Design system_top, start of the top module:
module system_top (
    input  wire         clk, 
    input  wire         rst,
    input  wire         rx,
    output wire         tx,
    input  wire         miso,
    output wire         sclk,
    output wire         mosi,
    output wire         cs_n,
    output wire         nrst_pd,
    output wire [4:0]   pwm_servos,  
    input  wire [4:0]   input_ir,
	output wire [4:0] led_busy,
	output wire         led1, led2
);
Size in the first run: ~4000 cells after synthesis, roughly 980 flip-flops, ~26 I/O pins.
clock: 2.71 ns
lec_check: 0
abc_area: 0
cap_margin: 5
core_margin: 2
core_utilization: 70
place_density_lb_addon: 0.01
setup_slack_margin: 0.78
slew_margin: 20
run.sh (not shown) runs the stock make flow with config.mk's settings and CLKGATE_MAP_FILE=.
The starting point finished but fails on negative setup slack.
Edit:
Settings changed: ABC_AREA 0 to 1, CORE_UTILIZATION 70 to 72, CTS_CLUSTER_SIZE from default to 72, HOLD_SLACK_MARGIN from default to 0.29, PLACE_DENSITY_LB_ADDON 0.01 to default, SETUP_SLACK_MARGIN 0.78 to default.
Outcome:
- The changed run completed, yet does not pass: negative setup slack
- routed wire length went down by 16%
- utilization went down by 3.9 points
- sequential power stays flat
- final cell count went up by 13%
- critical path depth went up by 3
- worst setup slack is better by 510 ps
- non-clock buffer count went down by 162
- total power stays flat
- global-route usage went down by 3.8 points
Edit:
Settings changed: CAP_MARGIN 5 to 20, CORE_UTILIZATION 72 to 45, CTS_CLUSTER_SIZE 72 to default, HOLD_SLACK_MARGIN 0.29 to default.
Clock period 2.71 ns to 6.29 ns, I/O delays scaled along.
This time the run passed the timing, design-rule and antenna checks.
Wire length is lower by a few percent.
Synthesized area does not change.
Global-route usage is lower by 11 points.
Design area is lower by a few percent.
Total power is lower by well over a third.
Core utilization is lower by 33 points.
Cell count is higher by a few percent.
Edit:
Settings changed: CAP_MARGIN 20 to 5, CORE_UTILIZATION 45 to 70, SETUP_SLACK_MARGIN from default to 0.21.
Clock period 6.29 ns to 2.71 ns, I/O delays scaled along.
=> This time the run finished but failed the layout checks on negative setup slack; hold slack degrades by 4.4 ps; cell area goes up by 4.9%; via count grows by 8.7%; fmax rises by 48%; power climbs by 120%.

* * *

## lane 1
Starting RTL as in the previous note.
Settings: LEC_CHECK=0, ABC_AREA=1, CAP_MARGIN=20, CELL_PAD_IN_SITES_DETAIL_PLACEMENT=0, CORE_MARGIN=2, CORE_UTILIZATION=72, CTS_CLUSTER_DIAMETER=284, CTS_CLUSTER_SIZE=15, HOLD_SLACK_MARGIN=0.25, MAX_ROUTING_LAYER=met4, PLACE_DENSITY_LB_ADDON=0.01, SETUP_SLACK_MARGIN=-0.05, SLEW_MARGIN=20; clock period 2.67 ns.
The layout from lane 1, despite a flow that completed every stage, fails the layout checks, with the failing checks listed as setup timing.
Setup changes, lane 1 to lane 2
Settings: PLACE_DENSITY_LB_ADDON: 0.01 -> unset; ABC_AREA: 1 -> unset; CTS_CLUSTER_SIZE: 15 -> unset; HOLD_SLACK_MARGIN: 0.25 -> unset; CELL_PAD_IN_SITES_DETAIL_PLACEMENT: 0 -> unset; CTS_CLUSTER_DIAMETER: 284 -> unset; CORE_UTILIZATION: 72 -> 40; MAX_ROUTING_LAYER: met4 -> unset; SETUP_SLACK_MARGIN: -0.05 -> unset; the clock period (ns, I/O delays scaled along): 2.67 -> 4.8.
==> comparison <==
Lane 2: flow completed, timing, DRC and antenna clean
Sort lane 2 and lane 1 by well-tap cell count desc -> top: lane 2
Between lane 2 and lane 1, the area growth from synthesis to layout is higher for lane 2.
Going from lane 1 to lane 2, maximum fanout along the worst path grows by 10.
In the tables for lane 2 and lane 1, final critical path time including I/O delays and setup reads higher with lane 2.
Comparing lane 2 with lane 1, the clock-pin transition on the worst setup and hold timing paths came out essentially unchanged.
Count of distinct cell types in the synthesized netlist ends up lower on lane 1.
Between lane 2 and lane 1, the length of routed met3 wiring is lower for lane 2.
The source-to-sink clock delay at the later pin of the worst-skew pair of lane 2 is higher than that of lane 1.
The clock network fraction of total power in lane 2 sits 8.0 points above the value recorded for lane 1.
[diff] power after layout, lane 2 relative to lane 1: improvement
Lane 2 — actual transition at the worst max-transition pin 130 ps higher, lane 1 as reference

* * *

Starting RTL as in the previous note.
==> flow/config.mk <==
export PLATFORM = sky130hd
export DESIGN_NAME = system_top
export DESIGN_NICKNAME = system_top
export VERILOG_FILES = /design/flow/design.v
export SDC_FILE = /design/flow/constraint.sdc
export NUM_CORES = 4
export LEC_CHECK = 0
export CAP_MARGIN = 25
export CELL_PAD_IN_SITES_GLOBAL_PLACEMENT = 0
export CORE_ASPECT_RATIO = 1.57
export CORE_MARGIN = 2
export CORE_UTILIZATION = 51
export MIN_ROUTING_LAYER = met2
export PLACE_DENSITY_LB_ADDON = 0.0
export SLEW_MARGIN = 20
export TNS_END_PERCENT = 50
==> flow/constraint.sdc <==
create_clock -name core_clock -period 5.96 [get_ports {clk}]
set_input_delay 1.1920 -clock core_clock [delete_from_list [all_inputs] [get_ports {clk}]]
set_output_delay 1.1920 -clock core_clock [all_outputs]
set_load 0.01 [all_outputs]
The baseline produced a layout that fails on DRC.
Then changed:
CAP_MARGIN = 20   (was 25)
CELL_PAD_IN_SITES_GLOBAL_PLACEMENT = default   (was 0)
CORE_ASPECT_RATIO = default   (was 1.57)
CORE_UTILIZATION = 40   (was 51)
MIN_ROUTING_LAYER = default   (was met2)
PLACE_DENSITY_LB_ADDON = default   (was 0.0)
TNS_END_PERCENT = default   (was 50)
clock period = 3.2 ns   (was 5.96 ns; I/O delays follow)
Result: The new run went through all stages and came out clean; final cell count went up by 9.3%; power increases by about 90%; clock skew stays flat; global-route usage falls by 18 points; routed wire length fell by 9.4%; die size rises by about 27%; count of clock-buffer cells in the layout increases by 17; sequential power came out higher by about 90%; sequential cell count stays the same.
Then changed:
CELL_PAD_IN_SITES_DETAIL_PLACEMENT = 1   (was default)
CTS_CLUSTER_SIZE = 96   (was default)
SETUP_SLACK_MARGIN = 0.22   (was default)
clock period = 8.0 ns   (was 3.2 ns; I/O delays follow)
Effect: Register-to-register slack is better by 3200 ps. Cell area went down by 2.5%. Hold slack gets better by 65 ps. Synthesized area stays the same. Routed wire length rose by 11%. Critical path depth goes down by 2. Via count rises by 1.5%. Final cell count fell by 2.7%. Total power drops by 60%.
Then changed:
CELL_PAD_IN_SITES_DETAIL_PLACEMENT = default   (was 1)
CORE_UTILIZATION = 60   (was 40)
CTS_CLUSTER_SIZE = default   (was 96)
SETUP_SLACK_MARGIN = default   (was 0.22)
clock period = 3.33 ns   (was 8.0 ns; I/O delays follow)
What happened: Total power goes up by well over a third; non-clock buffer count goes up by 89; area after synthesis is unchanged; clock skew goes down by 7.7 ps; synthesized cell count is unchanged; first-iteration DRC count goes up by a few percent; critical path depth goes up by 2.

* * *

system_top again, from the RTL that the note above started with.
make LEC_CHECK=0 CAP_MARGIN=20 CORE_MARGIN=2 CORE_UTILIZATION=72 CTS_CLUSTER_DIAMETER=363 CTS_CLUSTER_SIZE=21 HOLD_SLACK_MARGIN=-0.06 PLACE_DENSITY=0.66 SETUP_SLACK_MARGIN=-0.66 SLEW_MARGIN=20 finish   # period 6.52 ns
Then changed:
==> flow/config.mk (replaced) <==
export PLATFORM = sky130hd
export DESIGN_NAME = system_top
export DESIGN_NICKNAME = system_top
export VERILOG_FILES = /design/flow/design.v
export SDC_FILE = /design/flow/constraint.sdc
export NUM_CORES = 4
export LEC_CHECK = 0
export ABC_AREA = 0
export CAP_MARGIN = 15
export CORE_ASPECT_RATIO = 1.8
export CORE_MARGIN = 2
export CORE_UTILIZATION = 72
export CTS_CLUSTER_DIAMETER = 363
export SETUP_SLACK_MARGIN = 0.77
export SLEW_MARGIN = 20
==> flow/constraint.sdc (replaced) <==
create_clock -name core_clock -period 2.68 [get_ports {clk}]
set_input_delay 0.5360 -clock core_clock [delete_from_list [all_inputs] [get_ports {clk}]]
set_output_delay 0.5360 -clock core_clock [all_outputs]
set_load 0.01 [all_outputs]
Now the flow reached the layout checks and failed them: setup timing.
Power rose to 2.9 times its value.
Clock-buffer cell count came out higher by 31.
Cell area increases by about 13%.
Non-clock buffer count climbs by 343.
Global-route usage grows by 8.5 points.
Hold slack got worse by 0.098 ns.
Final cell count rises by 9.0%.
Then changed:
==> flow/config.mk (replaced) <==
export PLATFORM = sky130hd
export DESIGN_NAME = system_top
export DESIGN_NICKNAME = system_top
export VERILOG_FILES = /design/flow/design.v
export SDC_FILE = /design/flow/constraint.sdc
export NUM_CORES = 4
export LEC_CHECK = 0
export CAP_MARGIN = 20
export CORE_MARGIN = 2
export CORE_UTILIZATION = 40
export SLEW_MARGIN = 20
==> flow/constraint.sdc (replaced) <==
create_clock -name core_clock -period 8.0 [get_ports {clk}]
set_input_delay 1.6000 -clock core_clock [delete_from_list [all_inputs] [get_ports {clk}]]
set_output_delay 1.6000 -clock core_clock [all_outputs]
set_load 0.01 [all_outputs]
The changed run went through all stages and came out clean.
Synthesized cell count is unchanged.
Area after synthesis is unchanged.
Utilization shrinks by 42 points.
Cell area shrinks by a few percent.
Sequential cell count is unchanged.

* * *

Starting RTL as in the previous note.
clock: 6.54 ns
lec_check: 0
cap_margin: 20
core_margin: 2
core_utilization: 72
cts_cluster_diameter: 363
cts_cluster_size: 21
hold_slack_margin: -0.06
place_density: 0.66
setup_slack_margin: -0.64
slew_margin: 20
Edit:
- SETUP_SLACK_MARGIN: -0.64 -> -0.68
- clock period: 6.54 -> 6.87 ns (I/O delays scaled with it)
What happened: Clock skew goes up by 3.1 ps. Combinational power is lower by a few percent. Hold slack is worse by 9.9 ps. Power falls by a few percent. Fmax decreases by a few percent. Sequential share of layout area hardly moves. Sequential power falls by a few percent. Global-route usage came out higher by 0.15 points.
Edit:
- CORE_UTILIZATION: 72 -> 63
- CTS_CLUSTER_DIAMETER: 363 -> unset
- CTS_CLUSTER_SIZE: 21 -> 42
- HOLD_SLACK_MARGIN: -0.06 -> unset
- PLACE_DENSITY: 0.66 -> unset
- SETUP_SLACK_MARGIN: -0.68 -> unset
- clock period: 6.87 -> 2.04 ns (I/O delays scaled with it)
Effect: The new run finished with setup timing left. Final area is higher by about a fifth. Utilization rose by 2.5 points. Global-route usage climbs by 1.1 points. Sequential power came out higher to 3.4 times its value. Maximum frequency increases by well over a third. Wire length rose by about a fifth. Setup slack loses 3300 ps. First-iteration DRC count went up by about a fifth.
Edit:
- CELL_PAD_IN_SITES_GLOBAL_PLACEMENT: unset -> 1
- CORE_UTILIZATION: 63 -> 40
- CTS_CLUSTER_SIZE: 42 -> 25
- clock period: 2.04 -> 8.0 ns (I/O delays scaled with it)
This time the run finished with timing, DRC and antenna clean.
Power drops by well over a third.
Design area came out lower by roughly a tenth.
Non-clock buffer count came out lower by 583.
Utilization shrinks by 34 points.
Critical path depth came out lower by 3.
Power and IR drop assume default switching activity.
